Design top, start of the top module:
module top(
    input logic clk,
    input logic rst,
    output logic    RGB_G,
    output logic    RGB_R,
    output logic    RGB_B
);
clock: 3.56 ns
lec_check: 0
abc_area: 0
cap_margin: 20
core_margin: 2
core_utilization: 72
cts_cluster_diameter: 209
place_density: 0.79
setup_slack_margin: -0.03
slew_margin: 20
tns_end_percent: 5
run.sh (not shown) runs the stock make flow with config.mk's settings and CLKGATE_MAP_FILE=.
The starting point finished but failed the layout checks on negative setup slack.
Change:
ABC_AREA = not set   (was 0)
CORE_UTILIZATION = 35   (was 72)
CTS_CLUSTER_DIAMETER = not set   (was 209)
PLACE_DENSITY = not set   (was 0.79)
SETUP_SLACK_MARGIN = not set   (was -0.03)
TNS_END_PERCENT = not set   (was 5)
clock period = 10.0 ns   (was 3.56 ns; I/O delays follow)
Result:
- This time the run finished clean
- design area came out lower by a little under a tenth
- total power came out lower by well over a third
- die size came out higher by well over a third
- fmax came out lower by roughly a tenth
- final cell count came out higher by a few percent
- area after synthesis is unchanged
- global-route usage came out lower by 18 points
- wire length came out lower by about a fifth
- register-to-register slack improves by 5800 ps
Change:
ABC_AREA = 1   (was not set)
CAP_MARGIN = 5   (was 20)
CELL_PAD_IN_SITES_DETAIL_PLACEMENT = 1   (was not set)
CELL_PAD_IN_SITES_GLOBAL_PLACEMENT = 2   (was not set)
CORE_UTILIZATION = 53   (was 35)
CTS_CLUSTER_DIAMETER = 187   (was not set)
HOLD_SLACK_MARGIN = 0.13   (was not set)
PLACE_DENSITY = 0.42   (was not set)
SLEW_MARGIN = 10   (was 20)
=> The new run stopped in 3_1_place_gp_skip_io; synthesized area grows by about 17%; die area went down by about 22%; synthesized cell count climbs by 44%.
Change:
CELL_PAD_IN_SITES_GLOBAL_PLACEMENT = not set   (was 2)
CORE_UTILIZATION = 40   (was 53)
CTS_CLUSTER_DIAMETER = not set   (was 187)
HOLD_SLACK_MARGIN = not set   (was 0.13)
Now the flow produced a clean layout.
Area after synthesis is unchanged.
Synthesized cell count stays the same.
Die area climbs by a quarter to a third.
Change:
ABC_AREA = not set   (was 1)
CAP_MARGIN = 20   (was 5)
CELL_PAD_IN_SITES_DETAIL_PLACEMENT = not set   (was 1)
CORE_UTILIZATION = 63   (was 40)
PLACE_DENSITY = not set   (was 0.42)
SLEW_MARGIN = 20   (was 10)
clock period = 4.81 ns   (was 10.0 ns; I/O delays follow)
Outcome: The changed run ran to the end with no violations; sequential cell count stays the same; fmax went down by 2.7%; worst setup slack got worse by 5300 ps; wire length went down by about 40%; clock power went up by 77%; synthesized cell count went down by about 30%.
Change:
CORE_UTILIZATION = 40   (was 63)
=>
- design area goes up by 2.0%
- combinational power goes up by about 4%
- power goes up by 4.9%
- register-to-register slack gets worse by 40 ps

========
## job 101
top again, from the RTL that the note above started with.
make LEC_CHECK=0 ABC_AREA=0 CAP_MARGIN=40 CORE_MARGIN=2 CORE_UTILIZATION=72 CTS_CLUSTER_DIAMETER=209 PLACE_DENSITY=0.38 SETUP_SLACK_MARGIN=-0.03 SLEW_MARGIN=20 finish   # period 3.56 ns
Job 101 finished all stages; however, its layout fails the closing checks, the failures being setup timing.
The inputs of job 102 differ from those of job 101 as listed below.
Settings: PLACE_DENSITY: 0.38 -> 0.94; TNS_END_PERCENT: unset -> 5; CAP_MARGIN: 40 -> 20.
Findings:
Job 102 did not finish: a tool error stopped it during global routing (5_1_grt). Post-synthesis area per instance came out exactly the same in job 101 and job 102. Going from job 101 to job 102, number of buffers inserted during clock tree synthesis saw an increase; number of gates resized after cts went down by 19; routability congestion estimate from global placement picked up an extra 3.4%; post-synthesis cell count has remained practically unchanged.
The following lists how job 103 was set up differently from job 102:
Settings: clearing SETUP_SLACK_MARGIN, which used to be -0.03; clearing PLACE_DENSITY, which used to be 0.94; clearing CTS_CLUSTER_DIAMETER, which used to be 209; swapping 0 for 1 in ABC_AREA; putting PLACE_DENSITY_LB_ADDON at 0.26 where nothing was set; swapping 3.56 for 2.85 in the clock period (ns, I/O delays scaled along).
==> comparison <==
Each of job 103 and job 102 falls short of a clean finish. global routing (5_1_grt): job 102 exited with error. Diff job 102 -> job 103: synthesized cell count saw an increase; number of cells in the design after placement saw an increase; area of the core region saw an increase. From job 102 to job 103 the numbers moved as follows: total standard cell area after synthesis went up, post-synthesis chip area from yosys went up.
Relative to job 103, the following input files were edited for job 104:
Settings: putting SETUP_SLACK_MARGIN at 1.27 where nothing was set; clearing ABC_AREA, which used to be 1; swapping 0.26 for 0.0 in PLACE_DENSITY_LB_ADDON; putting CTS_CLUSTER_SIZE at 77 where nothing was set; swapping 2.85 for 4.44 in the clock period (ns, I/O delays scaled along).
[summary]
Sequential cell area fraction in the yosys report was lower in job 103 than in job 104.
Job 104 has placed wire-length estimate below what job 103 had.
Diff job 103..job 104 | effective utilization at floorplan | negligible
Taking job 103 over job 104, the core footprint ratio works out to 1.17.
Having completed the whole flow, job 104 delivered a layout that passed the timing, DRC and antenna checks.
Job 104 has number of gates given a new drive strength after cts below what job 103 had.
Between job 103 and job 104, the number of distinct library cells after synthesis is higher for job 104.
Going from job 103 to job 104, the netlist area before placement was found to have gone down by 15%.

========
top again, from the RTL that the note above started with.
Settings: LEC_CHECK=0, ABC_AREA=0, CAP_MARGIN=20, CORE_ASPECT_RATIO=0.71, CORE_MARGIN=2, CORE_UTILIZATION=72, CTS_CLUSTER_SIZE=97, PLACE_DENSITY_LB_ADDON=0.02, SETUP_SLACK_MARGIN=1.23, SLEW_MARGIN=20, TNS_END_PERCENT=5; clock period 4.21 ns.
The first run completed, yet does not pass: setup timing.
Next try:
==> flow/config.mk (replaced) <==
export PLATFORM = sky130hd
export DESIGN_NAME = top
export DESIGN_NICKNAME = top
export VERILOG_FILES = /design/flow/design.v
export SDC_FILE = /design/flow/constraint.sdc
export NUM_CORES = 4
export LEC_CHECK = 0
export CAP_MARGIN = 20
export CORE_MARGIN = 2
export CORE_UTILIZATION = 72
export PLACE_DENSITY_LB_ADDON = 0.02
export SETUP_SLACK_MARGIN = 1.46
export SLEW_MARGIN = 20
==> flow/constraint.sdc (replaced) <==
create_clock -name core_clock -period 4.94 [get_ports {clk}]
set_input_delay 0.9880 -clock core_clock [delete_from_list [all_inputs] [get_ports {clk}]]
set_output_delay 0.9880 -clock core_clock [all_outputs]
set_load 0.01 [all_outputs]
The new run ran to the end with no violations.
Final area climbs by 5.0%.
Final cell count came out higher by about 3.3%.
Combinational power went up by 8.8%.
Total power shrinks by 10%.
Wire length grows by 13%.
Global-route usage goes up by 0.31 points.
Worst hold slack gains 18 ps.
Non-clock buffer count came out higher by 211.
Next try:
--- a/flow/config.mk
+++ b/flow/config.mk
@@ -9,5 +9,4 @@
 export CORE_MARGIN = 2
-export CORE_UTILIZATION = 72
-export PLACE_DENSITY_LB_ADDON = 0.02
-export SETUP_SLACK_MARGIN = 1.46
+export CORE_UTILIZATION = 62
+export CTS_CLUSTER_SIZE = 96
 export SLEW_MARGIN = 20
==> flow/constraint.sdc (replaced) <==
create_clock -name core_clock -period 7.57 [get_ports {clk}]
set_input_delay 1.5140 -clock core_clock [delete_from_list [all_inputs] [get_ports {clk}]]
set_output_delay 1.5140 -clock core_clock [all_outputs]
set_load 0.01 [all_outputs]
=> Synthesized cell count stays the same. Combinational power falls by about 60%. Clock skew falls by 6.5 ps. Cell count falls by 2.6%.
Next try:
--- a/flow/config.mk
+++ b/flow/config.mk
@@ -7,6 +7,9 @@
 export LEC_CHECK = 0
+export ABC_AREA = 0
 export CAP_MARGIN = 20
+export CORE_ASPECT_RATIO = 1.48
 export CORE_MARGIN = 2
-export CORE_UTILIZATION = 62
-export CTS_CLUSTER_SIZE = 96
+export CORE_UTILIZATION = 65
+export CTS_CLUSTER_SIZE = 97
 export SLEW_MARGIN = 20
+export TNS_END_PERCENT = 75
==> flow/constraint.sdc (replaced) <==
create_clock -name core_clock -period 3.69 [get_ports {clk}]
set_input_delay 0.7380 -clock core_clock [delete_from_list [all_inputs] [get_ports {clk}]]
set_output_delay 0.7380 -clock core_clock [all_outputs]
set_load 0.01 [all_outputs]
Result: With this change the flow finished but fails on setup timing; hold slack got worse by 25 ps; non-clock buffer count came out higher by 496; area after synthesis is unchanged; flip-flop count does not change; utilization came out higher by 13 points.
Next try:
--- a/flow/config.mk
+++ b/flow/config.mk
@@ -11,4 +11,7 @@
 export CORE_MARGIN = 2
-export CORE_UTILIZATION = 65
+export CORE_UTILIZATION = 72
+export CTS_CLUSTER_DIAMETER = 43
 export CTS_CLUSTER_SIZE = 97
+export PLACE_DENSITY_LB_ADDON = 0.25
+export SETUP_SLACK_MARGIN = 1.07
 export SLEW_MARGIN = 20
==> flow/constraint.sdc (replaced) <==
create_clock -name core_clock -period 7.04 [get_ports {clk}]
set_input_delay 1.4080 -clock core_clock [delete_from_list [all_inputs] [get_ports {clk}]]
set_output_delay 1.4080 -clock core_clock [all_outputs]
set_load 0.01 [all_outputs]
Now the flow finished clean.
Sequential share of layout area rose by 3.3 points.
Die area came out lower by 9.6%.
Clock-buffer cell count is lower by 10.
Utilization is lower by 2.4 points.
Maximum frequency went down by 14%.
Final cell count came out lower by 9.5%.
No activity file was given, so power comes from the tool's default toggle rates.
